== run A ==
==> flow/design.v <==
module tpumac
 #(parameter BITS_AB=8,
   parameter BITS_C=16)
  (
   input clk, rst_n, WrEn, en,
   input signed [BITS_AB-1:0] Ain,
   input signed [BITS_AB-1:0] Bin,
   input signed [BITS_C-1:0] Cin,
   output reg signed [BITS_AB-1:0] Aout,
   output reg signed [BITS_AB-1:0] Bout,
   output reg signed [BITS_C-1:0] Cout
  );
  reg signed [BITS_C-1:0] Mult;
  reg [BITS_C-1:0] Adder, CMux;
  assign Mult = Ain * Bin;
  assign Adder = Mult + Cout;
  assign CMux = WrEn ? Cin : Adder;
  always@(posedge clk, negedge rst_n) begin
	if (!rst_n) begin
		Aout <= '0;
		Bout <= '0;
		Cout <= '0;
	end
	else if (en) begin
		Aout <= Ain;
		Bout <= Bin;
		Cout <= CMux;
	end
  end
endmodule
==> flow/config.mk <==
export PLATFORM = sky130hd
export DESIGN_NAME = tpumac
export DESIGN_NICKNAME = tpumac
export VERILOG_FILES = /design/flow/design.v
export SDC_FILE = /design/flow/constraint.sdc
export NUM_CORES = 4
export LEC_CHECK = 0
export ABC_AREA = 1
export CAP_MARGIN = 20
export CORE_MARGIN = 2
export CORE_UTILIZATION = 72
export CTS_CLUSTER_SIZE = 10
export SETUP_SLACK_MARGIN = 0.5
export SLEW_MARGIN = 20
==> flow/constraint.sdc <==
create_clock -name core_clock -period 1.79 [get_ports {clk}]
set_input_delay 0.3580 -clock core_clock [delete_from_list [all_inputs] [get_ports {clk}]]
set_output_delay 0.3580 -clock core_clock [all_outputs]
set_load 0.01 [all_outputs]
run.sh (not shown) runs the stock make flow with config.mk's settings and CLKGATE_MAP_FILE=.
Tool error DPL-0033 stopped run A during 3_5_place_dp; no final results.
#### Input delta (run B over run A)
Settings: changing SETUP_SLACK_MARGIN from 0.5 to -0.41; removing ABC_AREA (formerly 1); removing CTS_CLUSTER_SIZE (formerly 10); setting PLACE_DENSITY_LB_ADDON to 0.24 for the first time; changing the clock period (ns, I/O delays scaled along) from 1.79 to 4.46.
- Post-synthesis share of cell area spent on xor and xnor gates: run B and run A compared, lower one is run A
- Diff run A -> run B: synthesized-area fraction occupied by ao, oa, aoi and oai cells increased 1.0 points, netlist area before placement decreased about 6.4%.
- Run B: it failed with a tool error in 4_1_cts, so there are no final results.
- Looking at summed standard-cell area reported by yosys, run B sits about 6.4% lower than run A does.
Input-level comparison between run C and run B:
Settings: PLACE_DENSITY_LB_ADDON: 0.24 -> unset; SETUP_SLACK_MARGIN: -0.41 -> unset; CORE_UTILIZATION: 72 -> 40; the clock period (ns, I/O delays scaled along): 4.46 -> 5.09.
==> comparison <==
Run C has completed all stages; timing, DRC and antenna checks passed.
Flow for run B halted at 4_1_cts, error code DPL-0038.
Run B → run C: die area +4900 µm²; horizontal die dimension +about 32%; initial standard-cell utilization of the core -34 points; synthesized cell count ~0 delta.
The pre-CTS worst setup slack in run C sits 0.68 ns above the value recorded for run B.
Diff run B -> run C: post-synth area from yosys stat now sits at about the same level; area of the core now sits higher.

* * *

// tpumac: RTL as listed in full above, without the edits since
==> flow/config.mk <==
export PLATFORM = sky130hd
export DESIGN_NAME = tpumac
export DESIGN_NICKNAME = tpumac
export VERILOG_FILES = /design/flow/design.v
export SDC_FILE = /design/flow/constraint.sdc
export NUM_CORES = 4
export LEC_CHECK = 0
export ABC_AREA = 1
export CAP_MARGIN = 20
export CORE_MARGIN = 5
export CORE_UTILIZATION = 40
export CTS_CLUSTER_SIZE = 75
export GPL_ROUTABILITY_DRIVEN = 0
export MIN_ROUTING_LAYER = met2
export SLEW_MARGIN = 20
export TNS_END_PERCENT = 65
==> flow/constraint.sdc <==
create_clock -name core_clock -period 5.2 [get_ports {clk}]
set_input_delay 1.0400 -clock core_clock [delete_from_list [all_inputs] [get_ports {clk}]]
set_output_delay 1.0400 -clock core_clock [all_outputs]
set_load 0.01 [all_outputs]
Next try:
- ABC_AREA: 1 -> default
- CORE_MARGIN: 5 -> 2
- CORE_UTILIZATION: 40 -> 62
- CTS_CLUSTER_SIZE: 75 -> default
- GPL_ROUTABILITY_DRIVEN: 0 -> default
- MIN_ROUTING_LAYER: met2 -> default
- PLACE_DENSITY_LB_ADDON: default -> 0.12
- SETUP_SLACK_MARGIN: default -> -0.26
- TNS_END_PERCENT: 65 -> default
What happened: With this change the flow finished but fails on negative setup slack. Cell area shrinks by roughly a tenth. Die size shrinks by well over a third. Core utilization grows by 28 points. Clock-buffer cell count grows by 2. Routed wire length shrinks by a quarter to a third. Setup slack loses 300 ps. Synthesized cell count shrinks by a quarter to a third. Hold slack gains 32 ps. First-iteration DRC count shrinks by well over a third. Synthesized area shrinks by a few percent.

* * *

Starts from the design.v that is shown in full above.
Settings: LEC_CHECK=0, ABC_AREA=1, CAP_MARGIN=20, CELL_PAD_IN_SITES_GLOBAL_PLACEMENT=1, CORE_ASPECT_RATIO=0.52, CORE_MARGIN=10, CORE_UTILIZATION=40, CTS_CLUSTER_DIAMETER=124, CTS_CLUSTER_SIZE=34, GPL_ROUTABILITY_DRIVEN=1, HOLD_SLACK_MARGIN=0.19, PLACE_DENSITY_LB_ADDON=0.12, SLEW_MARGIN=20, TNS_END_PERCENT=60; clock period 6.01 ns.
==> next run, changes <==
ABC_AREA = unset   (was 1)
CELL_PAD_IN_SITES_GLOBAL_PLACEMENT = unset   (was 1)
CORE_ASPECT_RATIO = unset   (was 0.52)
CORE_MARGIN = 2   (was 10)
CTS_CLUSTER_DIAMETER = unset   (was 124)
CTS_CLUSTER_SIZE = unset   (was 34)
GPL_ROUTABILITY_DRIVEN = unset   (was 1)
HOLD_SLACK_MARGIN = unset   (was 0.19)
PLACE_DENSITY = 0.95   (was unset)
PLACE_DENSITY_LB_ADDON = unset   (was 0.12)
SETUP_SLACK_MARGIN = -0.26   (was unset)
TNS_END_PERCENT = 10   (was 60)
clock period = 5.2 ns   (was 6.01 ns; I/O delays follow)
Outcome: This time the run completed, yet does not pass: setup timing. Hold slack gains 0.040 ns. Design area fell by 3.2%. Count of clock-buffer cells in the layout stays the same. Global-route usage climbs by 4.2 points. Clock skew increases by 0.0039 ns. Die size shrinks by 30%. Wire length decreases by 13%.
